==> inputs of lagoon <==
// system_bus
module system_bus
	#(parameter DATA_WIDTH = 8, 
	parameter ADDR_WIDTH = 14, 
	parameter NO_OF_MASTER = 4, 
	parameter NO_OF_SLAVE = 8,
	parameter [NO_OF_SLAVE*ADDR_WIDTH-1:0] SLAVE_BASE_ADDR = {14'd10, 14'd20, 14'd30, 14'd40, 14'd50, 14'd60, 14'd70, 14'd80}, 
	parameter [NO_OF_SLAVE*ADDR_WIDTH-1:0] SLAVE_END_ADDR = {14'd19, 14'd29, 14'd39, 14'd49, 14'd59, 14'd69, 14'd79, 14'd89}
	) 
	(
	input clk,
	input reset_n,
	input [ADDR_WIDTH*NO_OF_MASTER-1:0]  addr_avm, 
	output [DATA_WIDTH*NO_OF_MASTER-1:0]  readdata_avm,
	input [DATA_WIDTH*NO_OF_MASTER-1:0]  writedata_avm, 
	input [NO_OF_MASTER-1:0]  readen_avm,
	input [NO_OF_MASTER-1:0]  writeen_avm,
	output [NO_OF_MASTER-1:0]  readvalid_avm,
	output [NO_OF_MASTER-1:0]  writevalid_avm,
	input [NO_OF_MASTER-1:0]  waitrequest_avm,
	input [4*NO_OF_MASTER-1:0]priority_no,
	output [ADDR_WIDTH*NO_OF_SLAVE-1:0]  addr_avs,
	input [DATA_WIDTH*NO_OF_SLAVE-1:0]  readdata_avs,
	output [DATA_WIDTH*NO_OF_SLAVE-1:0]  writedata_avs,
	output [NO_OF_SLAVE-1:0]  readen_avs,
	output [NO_OF_SLAVE-1:0]  writeen_avs,
	input [NO_OF_SLAVE-1:0]  readvalid_avs,
	input [NO_OF_SLAVE-1:0]  writevalid_avs,
	output reg [NO_OF_SLAVE-1:0]  waitrequest_avs
	);
clock: 8.98 ns
lec_check: 0
abc_area: 1
cap_margin: 10
cell_pad_in_sites_detail_placement: 1
cell_pad_in_sites_global_placement: 1
core_aspect_ratio: 0.61
core_margin: 4
core_utilization: 40
max_routing_layer: met4
min_routing_layer: met2
slew_margin: 5
run.sh (not shown) runs the stock make flow with config.mk's settings and CLKGATE_MAP_FILE=.
==> raven (differences from lagoon) <==
Settings changed: CAP_MARGIN 10 to 25, MIN_ROUTING_LAYER met2 to default.
==> violet (differences from lagoon) <==
Settings changed: ABC_AREA 1 to default, CAP_MARGIN 10 to 20, CELL_PAD_IN_SITES_DETAIL_PLACEMENT 1 to default, CELL_PAD_IN_SITES_GLOBAL_PLACEMENT 1 to default, CORE_ASPECT_RATIO 0.61 to default, CORE_MARGIN 4 to 2, CORE_UTILIZATION 40 to 61, MAX_ROUTING_LAYER met4 to default, MIN_ROUTING_LAYER met2 to default, SETUP_SLACK_MARGIN from default to 1.24, SLEW_MARGIN 5 to 20.
==> flow/constraint.sdc (replaced) <==
create_clock -name core_clock -period 4.87 [get_ports {clk}]
set_input_delay 0.9740 -clock core_clock [delete_from_list [all_inputs] [get_ports {clk}]]
set_output_delay 0.9740 -clock core_clock [all_outputs]
set_load 0.01 [all_outputs]
==> writeup.txt <==
In the global route stage, met2 resource usage came out at 58.2%. The run stopped with a tool error. The number of gates resized after CTS was 0.

By area the synthesized netlist is led by sky130_fd_sc_hd__dfrtp_1 (47%), sky130_fd_sc_hd__nand2_1 (7.8%), sky130_fd_sc_hd__inv_1 (5.8%). Step where the flow halted: 5_1_grt. The first error in the log reads "[ERROR GRT-0116] Global routing finished with congestion. Check the congestion regions in the DRC Viewer". Timing analysis after detailed placement gives a worst setup slack of 3.32 ns. In the placement report, post-DP HPWL is listed as 102000 um.
That was lagoon.
==> writeup.txt <==
The flow ran to the end and the layout has no timing, DRC or antenna violations. The latest clock arrival within the worst-skew pair is 0.64 ns, and the number of gates resized after CTS is 0. On met2, the global router reports a usage of 39.6%.

OpenSTA, run right after detailed placement, puts the worst setup slack at 3.37 ns. For reference, the top cells by area after synthesis are sky130_fd_sc_hd__dfrtp_1 (47%), sky130_fd_sc_hd__nand2_1 (7.8%), sky130_fd_sc_hd__inv_1 (5.8%). Summing all flip-flop and latch instances after layout gives 0.0165 sq mm. The design has 660 sequential cells.

Detailed placement ended at an HPWL of 98100 um. For the global routing usage on met3, the log shows 7.18%.
That was raven.
==> writeup.txt <==
The flow ran to the end and the layout has no timing, DRC or antenna violations. The logs give 0.0834 ns for the pre-CTS setup slack and 72200 um for the half-perimeter wire length after detailed placement. The run gives 0 as the final max-slew violation count. Routing resource usage on met2 recorded by global route was 62.3%. The run gives 14 as the number of synthesis warnings.

The main area contributors are sky130_fd_sc_hd__dfrtp_1 (50%), sky130_fd_sc_hd__nand2_1 (9.9%), sky130_fd_sc_hd__nand3_1 (4.2%). The synthesis run shows multiplexers occupying 3.97% of the cell area. Post-CTS repair changed the size of 117 cells.
That was violet.

==> 08-28: inputs <==
system_bus again, from the RTL that the note above started with.
clock: 4.36 ns
lec_check: 0
abc_area: 1
cap_margin: 15
cell_pad_in_sites_detail_placement: 1
cell_pad_in_sites_global_placement: 0
core_aspect_ratio: 0.61
core_margin: 4
core_utilization: 40
gpl_timing_driven: 0
hold_slack_margin: 0.12
max_routing_layer: met4
min_routing_layer: met2
slew_margin: 5
==> 02-14 (differences from 08-28) <==
ABC_AREA = not set   (was 1)
CAP_MARGIN = 20   (was 15)
CELL_PAD_IN_SITES_DETAIL_PLACEMENT = not set   (was 1)
CELL_PAD_IN_SITES_GLOBAL_PLACEMENT = not set   (was 0)
CORE_ASPECT_RATIO = not set   (was 0.61)
CORE_MARGIN = 2   (was 4)
CORE_UTILIZATION = 72   (was 40)
CTS_CLUSTER_SIZE = 72   (was not set)
GPL_TIMING_DRIVEN = not set   (was 0)
HOLD_SLACK_MARGIN = not set   (was 0.12)
MAX_ROUTING_LAYER = not set   (was met4)
MIN_ROUTING_LAYER = not set   (was met2)
PLACE_DENSITY_LB_ADDON = 0.0   (was not set)
SETUP_SLACK_MARGIN = 0.71   (was not set)
SLEW_MARGIN = 20   (was 5)
==> flow/constraint.sdc (replaced) <==
create_clock -name core_clock -period 4.87 [get_ports {clk}]
set_input_delay 0.9740 -clock core_clock [delete_from_list [all_inputs] [get_ports {clk}]]
set_output_delay 0.9740 -clock core_clock [all_outputs]
set_load 0.01 [all_outputs]
==> 05-11 (differences from 08-28) <==
ABC_AREA = not set   (was 1)
CAP_MARGIN = 20   (was 15)
CELL_PAD_IN_SITES_DETAIL_PLACEMENT = not set   (was 1)
CELL_PAD_IN_SITES_GLOBAL_PLACEMENT = not set   (was 0)
CORE_ASPECT_RATIO = not set   (was 0.61)
CORE_MARGIN = 2   (was 4)
CORE_UTILIZATION = 12   (was 40)
GPL_TIMING_DRIVEN = not set   (was 0)
HOLD_SLACK_MARGIN = not set   (was 0.12)
MAX_ROUTING_LAYER = not set   (was met4)
MIN_ROUTING_LAYER = not set   (was met2)
PLACE_DENSITY = 0.6   (was not set)
SLEW_MARGIN = 20   (was 5)
==> flow/constraint.sdc (replaced) <==
create_clock -name core_clock -period 7.68 [get_ports {clk}]
set_input_delay 1.5360 -clock core_clock [delete_from_list [all_inputs] [get_ports {clk}]]
set_output_delay 1.5360 -clock core_clock [all_outputs]
set_load 0.01 [all_outputs]
==> summary of the runs <==
05-11 finished with timing, DRC and antenna clean. 02-14 stopped in global routing. 08-28 failed in global routing. Synthesized area is the same in 05-11 and 02-14. In 02-14 the synthesized cell count is lower than in 08-28, by about 18%. Between 02-14 and 05-11, the lower die size is in 02-14 (gap about 80%, measured against 05-11).

==> 07-11 <==
system_bus again, from the RTL that the note above started with.
make LEC_CHECK=0 CAP_MARGIN=25 CELL_PAD_IN_SITES_DETAIL_PLACEMENT=0 CELL_PAD_IN_SITES_GLOBAL_PLACEMENT=1 CORE_ASPECT_RATIO=0.85 CORE_MARGIN=2 CORE_UTILIZATION=57 CTS_CLUSTER_SIZE=72 SLEW_MARGIN=15 finish   # period 3.15 ns
==> inputs of 01-20, as changes to 07-11 <==
==> flow/config.mk (replaced) <==
export PLATFORM = sky130hd
export DESIGN_NAME = system_bus
export DESIGN_NICKNAME = system_bus
export VERILOG_FILES = /design/flow/design.v
export SDC_FILE = /design/flow/constraint.sdc
export NUM_CORES = 4
export LEC_CHECK = 0
export CAP_MARGIN = 25
export CELL_PAD_IN_SITES_GLOBAL_PLACEMENT = 3
export CORE_MARGIN = 2
export CORE_UTILIZATION = 40
export SLEW_MARGIN = 5
==> flow/constraint.sdc (replaced) <==
create_clock -name core_clock -period 8.98 [get_ports {clk}]
set_input_delay 1.7960 -clock core_clock [delete_from_list [all_inputs] [get_ports {clk}]]
set_output_delay 1.7960 -clock core_clock [all_outputs]
set_load 0.01 [all_outputs]
==> inputs of 10-04, as changes to 07-11 <==
--- a/flow/config.mk
+++ b/flow/config.mk
@@ -10,6 +10,10 @@
 export CELL_PAD_IN_SITES_GLOBAL_PLACEMENT = 1
 export CORE_ASPECT_RATIO = 0.85
-export CORE_MARGIN = 2
-export CORE_UTILIZATION = 57
+export CORE_MARGIN = 4
+export CORE_UTILIZATION = 17
 export CTS_CLUSTER_SIZE = 72
+export HOLD_SLACK_MARGIN = 0.02
+export PLACE_DENSITY_LB_ADDON = 0.09
+export SETUP_SLACK_MARGIN = 0.03
 export SLEW_MARGIN = 15
+export TNS_END_PERCENT = 40
==> flow/constraint.sdc (replaced) <==
create_clock -name core_clock -period 5.33 [get_ports {clk}]
set_input_delay 1.0660 -clock core_clock [delete_from_list [all_inputs] [get_ports {clk}]]
set_output_delay 1.0660 -clock core_clock [all_outputs]
set_load 0.01 [all_outputs]
==> qor summary <==
	07-11	10-04	01-20
Sum of net half-perimeters after detailed placement	72,800 um	99,400 um	73,200 um
Overall via count from detail_route	30,100	26,800	26,700
Sequential cell area in the final layout	16,600 um2	16,500 um2	16,500 um2
Worst slack at placement	-1.11 ns	0.0400 ns	2.82 ns
Total clock network power	0.00824 W	0.00604 W	0.00319 W
WL met3	8870 um	4260 um	4510 um
Routed met1 length	42,100 um	65,500 um	43,800 um
Starting DRC count in detailed routing	3,250	1,664	2,256
Layout Area Growth over Synthesis	36.3%	33.1%	25.0%
Total number of tap cells	729	2,442	1,050
Met1 track demand over resource	47.8%	19.3%	32.5%
Number of cells on the worst reg-to-reg path	15	11	11
Static Leakage	20.6 nW	18.9 nW	18.4 nW
Critical path depth in cells	17	13	12
# clk buffers	95	140	106
Clock slew at reported path FFs	0.07 ns	0.06 ns	0.06 ns
Post-layout period usage	109%	86.5%	61.7%
Number of warnings in the stage logs	31	26	36
Result of the run	complete, but fails checks	no timing/DRC/antenna violations	no timing/DRC/antenna violations
Layout check failures	setup timing	-	-
Launch point of the worst reg-to-reg path	free_slaves[5]	free_slaves[7]	free_slaves[6]
Inserted Clock Buffers	67	88	75
No activity file was given, so power comes from the tool's default toggle rates.
